==> flow/design.v (excerpt) <==
module lascon_top #(
    parameter int LASCON_VARIANT = 0
)(
    input  logic                                clk,
    input  logic                                rst,
    input  logic [2:0]                          mode_i,      
    input  logic [31:0]                         xof_len_i,   
    input  logic                                start_i,     
    input  logic                                abort_i,     
    output logic                                busy_o,      
    output logic                                done_o,      
    output logic                                tag_fail_o,  
    input  logic [63:0]                         s_axis_tdata,   
    input  logic [7:0]                          s_axis_tkeep,   
    input  logic [3:0]                          s_axis_tuser,   
    input  logic                                s_axis_tlast,   
    input  logic                                s_axis_tvalid,  
    output logic                                s_axis_tready,  
    output logic [63:0]                         m_axis_tdata,   
    output logic [7:0]                          m_axis_tkeep,   
    output logic [3:0]                          m_axis_tuser,   
    output logic                                m_axis_tlast,   
    output logic                                m_axis_tvalid,  
    input  logic                                m_axis_tready   
);
Size: ~0.049 sq mm of cells after synthesis.
clock: 5.37 ns
lec_check: 0
cap_margin: 35
cell_pad_in_sites_global_placement: 3
core_aspect_ratio: 1.85
core_margin: 2
core_utilization: 66
cts_cluster_size: 15
hold_slack_margin: -0.03
place_density: 0.43
setup_slack_margin: 1.05
slew_margin: 20
run.sh (not shown) runs the stock make flow with config.mk's settings and CLKGATE_MAP_FILE=.
The baseline failed in global placement without I/O (3_1_place_gp_skip_io) (GPL-0301).
Rerun with:
CAP_MARGIN = 20   (was 35)
CELL_PAD_IN_SITES_GLOBAL_PLACEMENT = not set   (was 3)
CORE_ASPECT_RATIO = not set   (was 1.85)
CORE_UTILIZATION = 16   (was 66)
CTS_CLUSTER_SIZE = not set   (was 15)
HOLD_SLACK_MARGIN = not set   (was -0.03)
PLACE_DENSITY = not set   (was 0.43)
SETUP_SLACK_MARGIN = 0.3   (was 1.05)
clock period = 6.76 ns   (was 5.37 ns; I/O delays follow)
The changed run went through all stages and came out clean. Die size went up to 4.1 times its value. Synthesized cell count is unchanged. Synthesized area stays the same.

========
amber:
lascon_top again, from the RTL that the note above started with.
==> flow/config.mk <==
export PLATFORM = sky130hd
export DESIGN_NAME = lascon_top
export DESIGN_NICKNAME = lascon_top
export VERILOG_FILES = /design/flow/design.v
export SDC_FILE = /design/flow/constraint.sdc
export NUM_CORES = 4
export LEC_CHECK = 0
export CAP_MARGIN = 20
export CORE_MARGIN = 2
export CORE_UTILIZATION = 59
export CTS_CLUSTER_DIAMETER = 247
export CTS_CLUSTER_SIZE = 96
export SETUP_SLACK_MARGIN = 0.3
export SLEW_MARGIN = 20
==> flow/constraint.sdc <==
create_clock -name core_clock -period 4.35 [get_ports {clk}]
set_input_delay 0.8700 -clock core_clock [delete_from_list [all_inputs] [get_ports {clk}]]
set_output_delay 0.8700 -clock core_clock [all_outputs]
set_load 0.01 [all_outputs]
The flow ended early for amber: it failed with a tool error in 5_1_grt.
Input changes introduced in indigo (baseline for comparison: amber):
Settings: CTS_CLUSTER_DIAMETER no longer set, was 247; CTS_CLUSTER_SIZE no longer set, was 96; CORE_UTILIZATION now 43, was 59.
==> results <==
- The layout from indigo, despite a flow that completed every stage, fails the layout checks, with the failing checks listed as negative setup slack.
- Comparing amber with indigo, the synthesized cell area came out essentially unchanged.
- Re count of clock tree sinks: no difference whatsoever between amber and indigo.
- Looking at standard-cell row count, indigo sits about 18% above amber.
- indigo — worst-case setup slack after placement 0.072 ns lower, amber as reference
- Number of cells upsized or downsized after cts, indigo vs amber: down by more than a quarter
- Taking indigo over amber, the area of the placeable core ratio works out to 1.4.
- Diff amber -> indigo: post-CTS setup buffer count fell by 93; die area rose by 0.031 mm^2; post-detailed-placement cell area rose by 0.0015 mm^2; vertical die dimension rose by 17%; average size of a mapped cell stayed essentially flat.
## Diff of input files: juniper against indigo
Settings: SETUP_SLACK_MARGIN: 0.3 -> unset; CORE_UTILIZATION: 43 -> 60; the clock period (ns, I/O delays scaled along): 4.35 -> 3.79.
## What came out
- For juniper, the flow was terminated by a tool error in 5_1_grt and produced no final design.
- Diff indigo -> juniper: number of standard-cell rows in the floorplan -15%, synthesized area closely matched the old numbers.
- In the metrics for juniper and indigo, the one carrying the higher instance count after placement with tap cells included is indigo.
- Max weighted congestion reported at the end of routability-driven placement across juniper and indigo: juniper
- Die size | juniper below indigo
- Sort juniper and indigo by number of buffers added for setup after CTS, descending, and juniper comes first.
